==> build 30: inputs <==
Design top, start of the top module:
module top(
    input           clk,
    input           rst,
    input           enable,
    input           mode,
    input           valid, 
    input   [4:0]   id,
    input   [3:0]   gridX,
    input   [3:0]   gridY,
	output 	[11:0]	gray_addr,
	output			gray_ren,
	input	[7:0]	gray_rdata,
    output  [11:0]  lbp_addr,
    output          lbp_wen,
	output			lbp_ren,
    input   [7:0]   lbp_rdata,
	output	[7:0] 	lbp_wdata,
	output	[24:0]	theta,
	output			theta_valid,
	input	[24:0]	cos_data,
	input			cos_valid,
	input	[24:0]	sin_data,
	input			sin_valid,
	output			lbp_finish,
    output  [7:0]   id_addr,
    output  [4:0]   id_wdata,
    output          id_wen,
    output          id_ren,
    input   [4:0]   id_rdata,
    output  [20:0]  hist_addr_train,
    output  [7:0]   hist_wdata_train,
    output          hist_wen_train,
    output          hist_ren_train,
    input   [7:0]   hist_rdata_train,
    output  [13:0]  hist_addr_predict,
    output  [7:0]   hist_wdata_predict,
    output          hist_wen_predict,
    output          hist_ren_predict,
    input   [7:0]   hist_rdata_predict,  
    output          hcu_finish,
    output          done,
    output  [4:0]   label,
    output  [17:0]  minDistance
);
==> flow/config.mk <==
export PLATFORM = sky130hd
export DESIGN_NAME = top
export DESIGN_NICKNAME = top
export VERILOG_FILES = /design/flow/design.v
export SDC_FILE = /design/flow/constraint.sdc
export NUM_CORES = 4
export LEC_CHECK = 0
export CAP_MARGIN = 20
export CELL_PAD_IN_SITES_DETAIL_PLACEMENT = 2
export CELL_PAD_IN_SITES_GLOBAL_PLACEMENT = 3
export CORE_MARGIN = 2
export CORE_UTILIZATION = 57
export HOLD_SLACK_MARGIN = 0.14
export MAX_ROUTING_LAYER = met5
export SETUP_SLACK_MARGIN = 2.23
export SLEW_MARGIN = 20
export TNS_END_PERCENT = 85
==> flow/constraint.sdc <==
create_clock -name core_clock -period 10.0 [get_ports {clk}]
set_input_delay 2.0000 -clock core_clock [delete_from_list [all_inputs] [get_ports {clk}]]
set_output_delay 2.0000 -clock core_clock [all_outputs]
set_load 0.01 [all_outputs]
run.sh (not shown) runs the stock make flow with config.mk's settings and CLKGATE_MAP_FILE=.
==> build 9: changes against build 30 <==
CELL_PAD_IN_SITES_DETAIL_PLACEMENT = not set   (was 2)
CELL_PAD_IN_SITES_GLOBAL_PLACEMENT = not set   (was 3)
CORE_UTILIZATION = 40   (was 57)
HOLD_SLACK_MARGIN = not set   (was 0.14)
MAX_ROUTING_LAYER = not set   (was met5)
SETUP_SLACK_MARGIN = not set   (was 2.23)
TNS_END_PERCENT = not set   (was 85)
==> flow/constraint.sdc (replaced) <==
create_clock -name core_clock -period 10.9 [get_ports {clk}]
set_input_delay 2.1800 -clock core_clock [delete_from_list [all_inputs] [get_ports {clk}]]
set_output_delay 2.1800 -clock core_clock [all_outputs]
set_load 0.01 [all_outputs]
==> comparison <==
In synthesized cell count, build 9 and build 30 do not differ. Between build 9 and build 30, the lower die area is in build 30 (gap 42%, measured against build 30). In synthesized area, build 30 and build 9 do not differ. Build 30 never finished: it broke off in global placement without I/O (3_1_place_gp_skip_io), error GPL-0301. Build 9 finished with timing, DRC and antenna clean.
==> figures <==
| item | build 30 | build 9 |
|---|---|---|
| Overall die height | 448 um | 534 um |
| Post-synth seq share | 11.9% | 11.9% |
| Dominant cell area share | 38.2% | 38.2% |
| Total number of placement rows | 163 | 194 |
| Instance tally after logic synthesis | 12700 | 12700 |
| Die outline width | 448 um | 534 um |
| CORE AREA | 197000 sq um | 280000 sq um |
| Outcome | aborted with a tool error | timing/DRC/antenna clean |
| Stage where the flow stopped | global placement without I/O (3_1_place_gp_skip_io) | - |
| Die area | 201000 sq um | 286000 sq um |
| Number of unique standard cell types used by synthesis | 84 | 84 |
| Post-synth top area cell | sky130_fd_sc_hd__fa_1 | sky130_fd_sc_hd__fa_1 |
| Core Util at FP | 57.2% | 40.2% |

* * *

==> exp/yarrow <==
top again, from the RTL that the note above started with.
make LEC_CHECK=0 ABC_AREA=1 CAP_MARGIN=20 CORE_MARGIN=2 CORE_UTILIZATION=72 CTS_CLUSTER_DIAMETER=340 CTS_CLUSTER_SIZE=33 MAX_ROUTING_LAYER=met4 PLACE_DENSITY_LB_ADDON=0.19 SETUP_SLACK_MARGIN=0.74 SLEW_MARGIN=20 finish   # period 6.85 ns
==> inputs of exp/ember, as changes to exp/yarrow <==
==> flow/config.mk (replaced) <==
export PLATFORM = sky130hd
export DESIGN_NAME = top
export DESIGN_NICKNAME = top
export VERILOG_FILES = /design/flow/design.v
export SDC_FILE = /design/flow/constraint.sdc
export NUM_CORES = 4
export LEC_CHECK = 0
export CAP_MARGIN = 20
export CORE_MARGIN = 2
export CORE_UTILIZATION = 57
export SLEW_MARGIN = 20
==> flow/constraint.sdc (replaced) <==
create_clock -name core_clock -period 6.78 [get_ports {clk}]
set_input_delay 1.3560 -clock core_clock [delete_from_list [all_inputs] [get_ports {clk}]]
set_output_delay 1.3560 -clock core_clock [all_outputs]
set_load 0.01 [all_outputs]
==> inputs of exp/xenon, as changes to exp/yarrow <==
==> flow/config.mk (replaced) <==
export PLATFORM = sky130hd
export DESIGN_NAME = top
export DESIGN_NICKNAME = top
export VERILOG_FILES = /design/flow/design.v
export SDC_FILE = /design/flow/constraint.sdc
export NUM_CORES = 4
export LEC_CHECK = 0
export CAP_MARGIN = 15
export CORE_MARGIN = 2
export CORE_UTILIZATION = 70
export CTS_CLUSTER_DIAMETER = 32
export CTS_CLUSTER_SIZE = 40
export SETUP_SLACK_MARGIN = 1.99
export SLEW_MARGIN = 20
==> flow/constraint.sdc (replaced) <==
create_clock -name core_clock -period 8.25 [get_ports {clk}]
set_input_delay 1.6500 -clock core_clock [delete_from_list [all_inputs] [get_ports {clk}]]
set_output_delay 1.6500 -clock core_clock [all_outputs]
set_load 0.01 [all_outputs]
==> inputs of exp/umber, as changes to exp/yarrow <==
==> flow/config.mk (replaced) <==
export PLATFORM = sky130hd
export DESIGN_NAME = top
export DESIGN_NICKNAME = top
export VERILOG_FILES = /design/flow/design.v
export SDC_FILE = /design/flow/constraint.sdc
export NUM_CORES = 4
export LEC_CHECK = 0
export CAP_MARGIN = 20
export CORE_MARGIN = 2
export CORE_UTILIZATION = 72
export CTS_CLUSTER_SIZE = 33
export MAX_ROUTING_LAYER = met4
export PLACE_DENSITY = 0.64
export SLEW_MARGIN = 20
==> flow/constraint.sdc (replaced) <==
create_clock -name core_clock -period 10.2 [get_ports {clk}]
set_input_delay 2.0400 -clock core_clock [delete_from_list [all_inputs] [get_ports {clk}]]
set_output_delay 2.0400 -clock core_clock [all_outputs]
set_load 0.01 [all_outputs]
==> notes <==
- exp/xenon finished with negative setup slack left. exp/umber completed with no timing, DRC or antenna violations. exp/yarrow died in global routing. exp/ember finished with negative setup slack left.
- Clock power, lowest first: exp/umber, exp/ember, exp/xenon.
- Between exp/ember and exp/xenon, the lower hold slack is in exp/xenon (gap 0.040 ns).
- Against exp/ember, the setup slack of exp/xenon is higher by 1.3 ns.
- Of exp/xenon and exp/umber, exp/xenon has the higher non-clock buffer count (gap 652).
- The highest via count belongs to exp/xenon, the lowest to exp/umber.
- In combinational power, exp/ember and exp/xenon hardly differ.
- In exp/xenon the critical path depth is lower than in exp/ember, by 7.
- Synthesized cell count is the same in exp/umber and exp/xenon.
==> figures <==
quantity                                                        exp/xenon              exp/yarrow                  exp/umber                   exp/ember
Outcome                                        complete, but fails checks  stopped before the end   timing/DRC/antenna clean  complete, but fails checks
Failing step                                                            -          global routing                          -                           -
Reasons for failing layout checks                    negative setup slack                       -                          -        negative setup slack
Final net count                                                     16500                       -                      15800                       16700
Switching power of the nets                                       11.2 mW                       -                    5.41 mW                     10.2 mW
Amount of wire on met3 after detailed routing                    43900 um                       -                   33500 um                    30200 um
Sw Ratio                                                            0.431                       -                      0.437                       0.404
Element type at the critical path end                            register                       -                   register                    register
Adder Area Share                                                    0.482                   0.464                      0.482                       0.482
Vias/cell                                                            6.23                       -                       6.09                        5.67
Leakage power                                                     64.3 nW                       -                    59.5 nW                     65.1 nW
Max stage delay on crit path                                      0.57 ns                       -                    0.61 ns                     0.54 ns
Setup Fix Bufs, Post-CTS                                               81                     223                          0                         115
WHS                                                              0.328 ns                       -                   0.377 ns                    0.368 ns
Top pwr grp                                           combinational cells                       -        combinational cells         combinational cells
Hold path depth                                                         0                       -                          0                           0
Endpoint, Worst Hold                            M2.cur_state[4]$_DFF_PP0_                       -  M4.cur_state[4]$_DFF_PP0_   M2.cur_state[4]$_DFF_PP0_
Routed wire length per instance                                   24.5 um                       -                    22.4 um                     23.1 um

* * *

==> try-onyx <==
top again, from the RTL that the note above started with.
clock: 7.69 ns
lec_check: 0
cap_margin: 20
core_margin: 2
core_utilization: 72
cts_cluster_diameter: 104
cts_cluster_size: 16
setup_slack_margin: -0.74
slew_margin: 20
==> try-nickel (differences from try-onyx) <==
- ABC_AREA: default -> 1
- CTS_CLUSTER_DIAMETER: 104 -> 375
- CTS_CLUSTER_SIZE: 16 -> default
- SETUP_SLACK_MARGIN: -0.74 -> default
==> flow/constraint.sdc (replaced) <==
create_clock -name core_clock -period 6.78 [get_ports {clk}]
set_input_delay 1.3560 -clock core_clock [delete_from_list [all_inputs] [get_ports {clk}]]
set_output_delay 1.3560 -clock core_clock [all_outputs]
set_load 0.01 [all_outputs]
==> try-quartz (differences from try-onyx) <==
- CORE_UTILIZATION: 72 -> 66
- CTS_CLUSTER_DIAMETER: 104 -> default
- CTS_CLUSTER_SIZE: 16 -> default
- SETUP_SLACK_MARGIN: -0.74 -> default
==> flow/constraint.sdc (replaced) <==
create_clock -name core_clock -period 9.82 [get_ports {clk}]
set_input_delay 1.9640 -clock core_clock [delete_from_list [all_inputs] [get_ports {clk}]]
set_output_delay 1.9640 -clock core_clock [all_outputs]
set_load 0.01 [all_outputs]
==> flow_metrics.env <==
# physical design summary
export IMPL_core_um2=161000
export IMPL_synthSimpleGateAreaFrac_pct=18.1
export IMPL_grt_use_met1_pct=65.2
export IMPL_toolErrorMsg="[ERROR GRT-0232] Routing congestion too high. Check the congestion heatmap in the GUI."
export IMPL_last_stage="global routing"
export IMPL_status="did not finish"
export IMPL_synth_cellmix_compoundShare_pct=7.58
export IMPL_chipWidth_um=407
the above is filed under try-nickel

==> flow_metrics.env <==
# source this file to load flow results
export IMPL_status="failed layout checks"
export IMPL_violatedChecks="setup timing"
export IMPL_synthSimpleGateAreaFrac_pct=15.8
export IMPL_setup_viol=30
export IMPL_worst_case_setup_margin_in_the_final_layout_ns=-1.58
the above is filed under try-onyx

==> flow_metrics.env <==
# source this file to load flow results
export IMPL_synth_main_ff_cell="sky130_fd_sc_hd__dfrtp_1"
export IMPL_grt_use_met1_pct=50.6
export IMPL_core_um2=169000
export IMPL_chipWidth_um=417
export IMPL_synth_cellmix_compoundShare_pct=7.38
export IMPL_synthSimpleGateAreaFrac_pct=15.8
export IMPL_comb_cell_power_mw=8.03
export IMPL_status="finished clean"
export IMPL_globalRouteMet2Util_pct=62.9
export IMPL_finish_utilization_pct=71.9
export IMPL_clkbuf_count=82
the above is filed under try-quartz


* * *

==> inputs of harbor <==
top again, from the RTL that the note above started with.
clock: 12.3 ns
lec_check: 0
abc_area: 0
cap_margin: 5
cell_pad_in_sites_detail_placement: 0
core_aspect_ratio: 1.01
core_margin: 2
core_utilization: 32
cts_cluster_diameter: 52
cts_cluster_size: 33
place_density_lb_addon: 0.09
slew_margin: 20
==> maple (differences from harbor) <==
- ABC_AREA: 0 -> not set
- CAP_MARGIN: 5 -> 20
- CELL_PAD_IN_SITES_DETAIL_PLACEMENT: 0 -> not set
- CORE_ASPECT_RATIO: 1.01 -> not set
- CORE_UTILIZATION: 32 -> 71
- CTS_CLUSTER_DIAMETER: 52 -> not set
- CTS_CLUSTER_SIZE: 33 -> 36
- PLACE_DENSITY_LB_ADDON: 0.09 -> not set
- SETUP_SLACK_MARGIN: not set -> 3.53
==> flow/constraint.sdc (replaced) <==
create_clock -name core_clock -period 12.4 [get_ports {clk}]
set_input_delay 2.4800 -clock core_clock [delete_from_list [all_inputs] [get_ports {clk}]]
set_output_delay 2.4800 -clock core_clock [all_outputs]
set_load 0.01 [all_outputs]
==> fjord (differences from harbor) <==
- ABC_AREA: 0 -> 1
- CAP_MARGIN: 5 -> 20
- CELL_PAD_IN_SITES_DETAIL_PLACEMENT: 0 -> not set
- CORE_ASPECT_RATIO: 1.01 -> not set
- CORE_UTILIZATION: 32 -> 72
- CTS_CLUSTER_DIAMETER: 52 -> 397
- CTS_CLUSTER_SIZE: 33 -> 16
- PLACE_DENSITY_LB_ADDON: 0.09 -> not set
==> flow/constraint.sdc (replaced) <==
create_clock -name core_clock -period 6.32 [get_ports {clk}]
set_input_delay 1.2640 -clock core_clock [delete_from_list [all_inputs] [get_ports {clk}]]
set_output_delay 1.2640 -clock core_clock [all_outputs]
set_load 0.01 [all_outputs]
==> results <==
Against maple, the sequential share of layout area of harbor is higher by 0.070 points. In sequential power, maple and harbor hardly differ. Between harbor and maple, the lower total power is in harbor (gap about 3%, measured against maple). Setup slack: maple is higher than harbor (1400 ps). In harbor the count of clock-buffer cells in the layout is higher than in maple, by 21. In maple the hold slack is lower than in harbor, by 3.6 ps. Synthesized cell count: fjord is larger than harbor (18%). maple finished with timing, DRC and antenna clean. harbor completed without violations. fjord stopped in global routing.

* * *

==> inputs of zinc <==
top again, from the RTL that the note above started with.
clock: 11.8 ns
lec_check: 0
abc_area: 0
cap_margin: 20
cell_pad_in_sites_detail_placement: 0
core_aspect_ratio: 1.76
core_margin: 2
core_utilization: 47
max_routing_layer: met4
min_routing_layer: met2
place_density_lb_addon: 0.0
setup_slack_margin: -0.6
slew_margin: 20
tns_end_percent: 30
==> inputs of indigo, as changes to zinc <==
==> flow/config.mk (replaced) <==
export PLATFORM = sky130hd
export DESIGN_NAME = top
export DESIGN_NICKNAME = top
export VERILOG_FILES = /design/flow/design.v
export SDC_FILE = /design/flow/constraint.sdc
export NUM_CORES = 4
export LEC_CHECK = 0
export CAP_MARGIN = 20
export CORE_MARGIN = 2
export CORE_UTILIZATION = 40
export SLEW_MARGIN = 20
==> flow/constraint.sdc (replaced) <==
create_clock -name core_clock -period 17.8 [get_ports {clk}]
set_input_delay 3.5600 -clock core_clock [delete_from_list [all_inputs] [get_ports {clk}]]
set_output_delay 3.5600 -clock core_clock [all_outputs]
set_load 0.01 [all_outputs]
==> inputs of amber, as changes to zinc <==
==> flow/config.mk (replaced) <==
export PLATFORM = sky130hd
export DESIGN_NAME = top
export DESIGN_NICKNAME = top
export VERILOG_FILES = /design/flow/design.v
export SDC_FILE = /design/flow/constraint.sdc
export NUM_CORES = 4
export LEC_CHECK = 0
export CAP_MARGIN = 20
export CORE_MARGIN = 2
export CORE_UTILIZATION = 72
export SETUP_SLACK_MARGIN = 3.53
export SLEW_MARGIN = 20
==> flow/constraint.sdc (replaced) <==
create_clock -name core_clock -period 12.4 [get_ports {clk}]
set_input_delay 2.4800 -clock core_clock [delete_from_list [all_inputs] [get_ports {clk}]]
set_output_delay 2.4800 -clock core_clock [all_outputs]
set_load 0.01 [all_outputs]
==> impl_metrics.env <==
# yosys + openroad results
export IMPL_number_of_antenna_violations_at_the_first_check_in_global_routing=28
export IMPL_run_status="finished with violations"
export IMPL_maxSlewViolCount=3
export IMPL_worst_r2r_path_depth=33
export IMPL_global_route_usage_met2_pct=68.28
export IMPL_cts_post_setup_buffers_inserted=140
export IMPL_hold_ws_ns=0.3844
export IMPL_max_cap_viol=2
export IMPL_setup_repair_after_global_routing_missed_its_margin="yes"
export IMPL_layout_buffer_nonclock_area_share_pct=5.300
export IMPL_failed_checks="max-capacitance violations, max-slew violations"
export IMPL_fp_dieW_microns=399.3
[end of results for amber]
==> impl_metrics.env <==
# yosys + openroad results
export IMPL_run_status="complete, no violations"
export IMPL_comb_power_share_pct=62.5
export IMPL_worst_r2r_path_depth=32
export IMPL_worstReg2RegStart="M1.ty[1]$_DFFE_PP_"
export IMPL_setup_repair_after_global_routing_missed_its_margin="no"
export IMPL_num_fill_cells=27576
export IMPL_placement_io_buffers=245
export IMPL_cts_post_setup_buffers_inserted=0
export IMPL_hold_ws_ns=0.3822
export IMPL_first_pass_grt_wire_length_microns=535900
export IMPL_fp_dieW_microns=534.4
export IMPL_maxSlewViolCount=0
export IMPL_wl_met2_microns=160900
export IMPL_global_route_usage_met2_pct=40.05
export IMPL_post_cts_resized=0
[end of results for indigo]
==> impl_metrics.env <==
# yosys + openroad results
export IMPL_run_status="complete, no violations"
export IMPL_setup_repair_after_global_routing_missed_its_margin="no"
export IMPL_maxSlewViolCount=0
export IMPL_multi_input_combinational_gate_total=8957
export IMPL_layout_buffer_nonclock_area_share_pct=3.884
export IMPL_global_route_usage_met2_pct=65.06
export IMPL_power_frac_clock_pct=17.5
export IMPL_worst_ep_arrival_time_ns=11.65
export IMPL_syn2layout_area_growth_pct=7.856
export IMPL_worst_r2r_path_depth=33
export IMPL_tapcell_inserted=3120
export IMPL_max_cap_viol=0
export IMPL_number_of_antenna_violations_at_the_first_check_in_global_routing=4
export IMPL_worst_path_largest_cell_delay_ns=0.83
export IMPL_cts_post_setup_buffers_inserted=0
[end of results for zinc]
Power and IR drop assume default switching activity.
